==> job 4685: inputs <==
==> flow/design.v <==
module contador_de_programa(
    input  wire       clk,
    input  wire       reset,
    input  wire [6:0] cantidad_instrucciones,
    output reg  [1:0] fase,
    output reg  [6:0] o_contador,
    output reg        done
);
wire [6:0] siguiente = o_contador + 7'd1;
always @(posedge clk) begin
    if (reset) begin
        fase       <= 2'd0;
        o_contador <= 7'd0;
        done       <= (cantidad_instrucciones == 7'd0);
    end else if (!done) begin
        if (fase == 2'd2) begin
            fase       <= 2'd0;
            o_contador <= siguiente;
            if (siguiente == cantidad_instrucciones)
                done <= 1'b1;
        end else begin
            fase <= fase + 2'd1;
        end
    end
end
endmodule
module unidad_control
(
    input  [3:0] instruction,
    output reg       write_enable_RB,
    output reg       read_ram,
    output reg       write_ram,
    output reg [3:0] alu_opcode,
    output reg       valido
);
always @* begin
    write_enable_RB = 1'b0;
    read_ram        = 1'b0;
    write_ram       = 1'b0;
    alu_opcode      = 4'b0000;
    valido          = 1'b1;
    case (instruction)
        4'b0000: begin write_enable_RB = 1'b1; alu_opcode = 4'b0000; end  
        4'b0001: begin write_enable_RB = 1'b1; alu_opcode = 4'b0001; end  
        4'b0010: begin write_enable_RB = 1'b1; alu_opcode = 4'b0010; end  
        4'b0011: begin write_enable_RB = 1'b1; alu_opcode = 4'b0110; end  
        4'b0100: begin write_enable_RB = 1'b1; alu_opcode = 4'b0111; end  
        4'b0101: begin write_enable_RB = 1'b1; alu_opcode = 4'b1100; end  
        4'b0110: write_ram = 1'b1;                                         
        4'b0111: read_ram  = 1'b1;                                         
        default: valido = 1'b0;                                            
    endcase
end
endmodule
module alu(
    input  [3:0]      op,
    input  [31:0]     din1_alu,
    input  [31:0]     din2_alu,
    output reg [31:0] result_alu
);
always @* begin
    case (op)
        4'b0000: result_alu = din1_alu & din2_alu;
        4'b0001: result_alu = din1_alu | din2_alu;
        4'b0010: result_alu = din1_alu + din2_alu;
        4'b0110: result_alu = din1_alu - din2_alu;
        4'b0111: result_alu = (din1_alu < din2_alu) ? 32'd1 : 32'd0;
        4'b1100: result_alu = ~(din1_alu | din2_alu);
        default: result_alu = 32'd0;
    endcase
end
endmodule
module banco_de_registros(
    input  wire        clk,
    input  wire        reset,
    input  wire [4:0]  read_address_1,
    input  wire [4:0]  read_address_2,
    input  wire [4:0]  write_address,
    input  wire [31:0] data_write,
    input  wire        write_enable,
    output wire [31:0] data_register_1,
    output wire [31:0] data_register_2
);
reg [31:0] mem [0:31];
function [31:0] valor_inicial(input [4:0] r);
    case (r)
        5'd0:  valor_inicial = 32'h000000DE;
        5'd1:  valor_inicial = 32'h0000006F;
        5'd2:  valor_inicial = 32'h00000064;
        5'd3:  valor_inicial = 32'h000000C8;
        5'd7:  valor_inicial = 32'h00000014;
        5'd8:  valor_inicial = 32'h00000015;
        5'd9:  valor_inicial = 32'h00000016;
        5'd10: valor_inicial = 32'h00000052;
        5'd11: valor_inicial = 32'h0000001B;
        5'd12: valor_inicial = 32'h7FFFFFF3;
        5'd16: valor_inicial = 32'h00000017;
        5'd17: valor_inicial = 32'h00000018;
        5'd18: valor_inicial = 32'h00000019;
        default: valor_inicial = 32'h00000000;
    endcase
endfunction
integer i;
always @(posedge clk) begin
    if (reset) begin
        for (i = 0; i < 32; i = i + 1)
            mem[i] <= valor_inicial(i[4:0]);
    end else if (write_enable) begin
        mem[write_address] <= data_write;
    end
end
assign data_register_1 = mem[read_address_1];
assign data_register_2 = mem[read_address_2];
endmodule
module ram(
    input  wire        clk,
    input  wire [31:0] address,
    input  wire [31:0] din,
    input  wire        write_enable,
    output wire [31:0] dout
);
reg [31:0] mem [0:31];
always @(posedge clk) begin
    if (write_enable)
        mem[address[4:0]] <= din;
end
assign dout = mem[address[4:0]];
endmodule
module jericalla_evolucion(
    input  wire        clk,
    input  wire        reset,
    input  wire [6:0]  cantidad_instrucciones,
    output wire [6:0]  imem_addr,
    input  wire [18:0] imem_data,
    output reg  [31:0] data_out,
    output reg         zf,
    output reg         valid,
    output wire        done
);
wire [1:0] fase;
wire [6:0] pc;
contador_de_programa contador_de_programa_inst(
    .clk(clk),
    .reset(reset),
    .cantidad_instrucciones(cantidad_instrucciones),
    .fase(fase),
    .o_contador(pc),
    .done(done)
);
assign imem_addr = pc;
wire       cu_we_rb, cu_read_ram, cu_write_ram, cu_valido;
wire [3:0] cu_alu_opcode;
unidad_control unidad_control_inst(
    .instruction(imem_data[18:15]),
    .write_enable_RB(cu_we_rb),
    .read_ram(cu_read_ram),
    .write_ram(cu_write_ram),
    .alu_opcode(cu_alu_opcode),
    .valido(cu_valido)
);
wire [31:0] rb_dr1, rb_dr2;
reg  [31:0] resultado;
reg        b1_we_rb, b1_read_ram, b1_write_ram, b1_valido;
reg [3:0]  b1_alu_opcode;
reg [4:0]  b1_rd;
reg [31:0] b1_dr1, b1_dr2;
reg        b2_we_rb, b2_valido;
reg [4:0]  b2_rd;
wire activo = !done;
banco_de_registros banco_de_registros_inst(
    .clk(clk),
    .reset(reset),
    .read_address_1(imem_data[9:5]),
    .read_address_2(imem_data[4:0]),
    .write_address(b2_rd),
    .data_write(resultado),
    .write_enable(activo && fase == 2'd2 && b2_we_rb),
    .data_register_1(rb_dr1),
    .data_register_2(rb_dr2)
);
wire [31:0] alu_result;
alu alu_inst(
    .op(b1_alu_opcode),
    .din1_alu(b1_dr1),
    .din2_alu(b1_dr2),
    .result_alu(alu_result)
);
wire [31:0] ram_dout;
ram ram_inst(
    .clk(clk),
    .address(b1_dr1),
    .din(b1_dr2),
    .write_enable(activo && fase == 2'd1 && b1_write_ram),
    .dout(ram_dout)
);
always @(posedge clk) begin
    if (reset) begin
        b1_we_rb  <= 1'b0;
        b1_read_ram <= 1'b0;
        b1_write_ram <= 1'b0;
        b1_valido <= 1'b0;
        b2_we_rb  <= 1'b0;
        b2_valido <= 1'b0;
        valid     <= 1'b0;
        zf        <= 1'b0;
    end else begin
        valid <= 1'b0;
        if (activo) begin
            case (fase)
                2'd0: begin
                    b1_we_rb      <= cu_we_rb;
                    b1_read_ram   <= cu_read_ram;
                    b1_write_ram  <= cu_write_ram;
                    b1_valido     <= cu_valido;
                    b1_alu_opcode <= cu_alu_opcode;
                    b1_rd         <= imem_data[14:10];
                    b1_dr1        <= rb_dr1;
                    b1_dr2        <= rb_dr2;
                end
                2'd1: begin
                    b2_we_rb  <= b1_we_rb;
                    b2_valido <= b1_valido;
                    b2_rd     <= b1_rd;
                    if (b1_read_ram)
                        resultado <= ram_dout;
                    else if (b1_write_ram)
                        resultado <= b1_dr2;
                    else
                        resultado <= alu_result;
                end
                default: begin
                    valid    <= b2_valido;
                    data_out <= resultado;
                    if (b2_we_rb)
                        zf <= (resultado == 32'd0);
                end
            endcase
        end
    end
end
endmodule
==> flow/run.sh <==
#!/bin/bash
# the make line also repeats each setting of config.mk as NAME=value (left out here)
make -C /OpenROAD-flow-scripts/flow DESIGN_CONFIG=/design/flow/config.mk WORK_HOME=/design/flow/orfs CLKGATE_MAP_FILE= finish
==> flow/config.mk <==
export PLATFORM = sky130hd
export DESIGN_NAME = jericalla_evolucion
export DESIGN_NICKNAME = jericalla_evolucion
export VERILOG_FILES = /design/flow/design.v
export SDC_FILE = /design/flow/constraint.sdc
export NUM_CORES = 4
export LEC_CHECK = 0
export CAP_MARGIN = 40
export CORE_ASPECT_RATIO = 0.96
export CORE_MARGIN = 2
export CORE_UTILIZATION = 72
export CTS_CLUSTER_DIAMETER = 259
export CTS_CLUSTER_SIZE = 13
export GPL_ROUTABILITY_DRIVEN = 0
export GPL_TIMING_DRIVEN = 1
export MIN_ROUTING_LAYER = met1
export PLACE_DENSITY = 0.43
export SETUP_SLACK_MARGIN = -0.31
export SLEW_MARGIN = 40
==> flow/constraint.sdc <==
create_clock -name core_clock -period 3.12 [get_ports {clk}]
set_input_delay 0.6240 -clock core_clock [delete_from_list [all_inputs] [get_ports {clk}]]
set_output_delay 0.6240 -clock core_clock [all_outputs]
set_load 0.01 [all_outputs]
==> job 1749 (differences from job 4685) <==
- CAP_MARGIN: 40 -> 20
- CORE_ASPECT_RATIO: 0.96 -> not set
- CORE_UTILIZATION: 72 -> 63
- CTS_CLUSTER_DIAMETER: 259 -> not set
- CTS_CLUSTER_SIZE: 13 -> not set
- GPL_ROUTABILITY_DRIVEN: 0 -> not set
- GPL_TIMING_DRIVEN: 1 -> not set
- MIN_ROUTING_LAYER: met1 -> not set
- PLACE_DENSITY: 0.43 -> not set
- SETUP_SLACK_MARGIN: -0.31 -> not set
- SLEW_MARGIN: 40 -> 20
==> flow/constraint.sdc (replaced) <==
create_clock -name core_clock -period 14.3 [get_ports {clk}]
set_input_delay 2.8600 -clock core_clock [delete_from_list [all_inputs] [get_ports {clk}]]
set_output_delay 2.8600 -clock core_clock [all_outputs]
set_load 0.01 [all_outputs]
==> job 282 (differences from job 4685) <==
- ABC_AREA: not set -> 1
- CAP_MARGIN: 40 -> 20
- CTS_CLUSTER_DIAMETER: 259 -> 381
- PLACE_DENSITY: 0.43 -> not set
- PLACE_DENSITY_LB_ADDON: not set -> 0.14
- SETUP_SLACK_MARGIN: -0.31 -> 0.54
- SLEW_MARGIN: 40 -> 20
==> flow/constraint.sdc (replaced) <==
create_clock -name core_clock -period 3.11 [get_ports {clk}]
set_input_delay 0.6220 -clock core_clock [delete_from_list [all_inputs] [get_ports {clk}]]
set_output_delay 0.6220 -clock core_clock [all_outputs]
set_load 0.01 [all_outputs]
==> comparison table <==
                                                                                     job 282              job 1749                   job 4685
Outcome                                                     no timing/DRC/antenna violations  no timing/DRC/antenna violations            failed layout checks
Violated checks                                                                            -                     -       negative setup slack
Simple-Gate Fraction of Synth Area                                                     14.0%                 8.60%                      8.60%
Met3 layer usage reported by global route                                              20.9%                 7.30%                      11.6%
Worst slew slack as a fraction of its limit                                            28.8%                 20.0%                      40.2%
Switch share                                                                           27.5%                 24.3%                      25.0%
Initial DRC Count                                                                      20400                  9470                      10500
Compound-gate portion of the synthesized area                                          16.0%                 3.16%                      3.16%
Total power of the final layout                                                     64900 µW              14600 µW                   63300 µW
Sequential share of power                                                              52.3%                 50.7%                      53.4%
Slew of the pin with the lowest slew margin                                          1060 ps               1200 ps                     895 ps
Sink of the worst hold path                                                         b1_rd[3]              b2_rd[2]                   b1_rd[3]
Core Box Area                                                                      0.143 mm²             0.164 mm²                  0.143 mm²
Launching point of the worst reg2reg path                                          b1_dr1[0]             b1_dr1[1]                  b1_dr2[8]
Synthesized area per cell                                                           10.6 µm²              17.2 µm²                   17.2 µm²
Final-layout setup total negative slack                                                 0 ps                  0 ps                   -1200 ps
Combinational fraction of the cell area                                                29.1%                 31.2%                      30.7%
Yosys stat cell total                                                                   9756                  6042                       6042
Part of the power in the clock network                                                 33.3%                 38.5%                      33.8%
Number of cells on the worst hold path                                                     1                     0                          1
Number of nets at floorplan                                                             9891                  6177                       6177
Number of antenna violations at the first check in global routing                         24                    17                         26
Post-synthesis instance total                                                           9756                  6042                       6042
Worst hold-check path type                                         primary input to register  register to register  primary input to register
Clock-pin transition on the worst setup and hold timing paths                          60 ps                 60 ps                      80 ps
Power figures rest on the tool's default switching activity, not on a simulated workload.
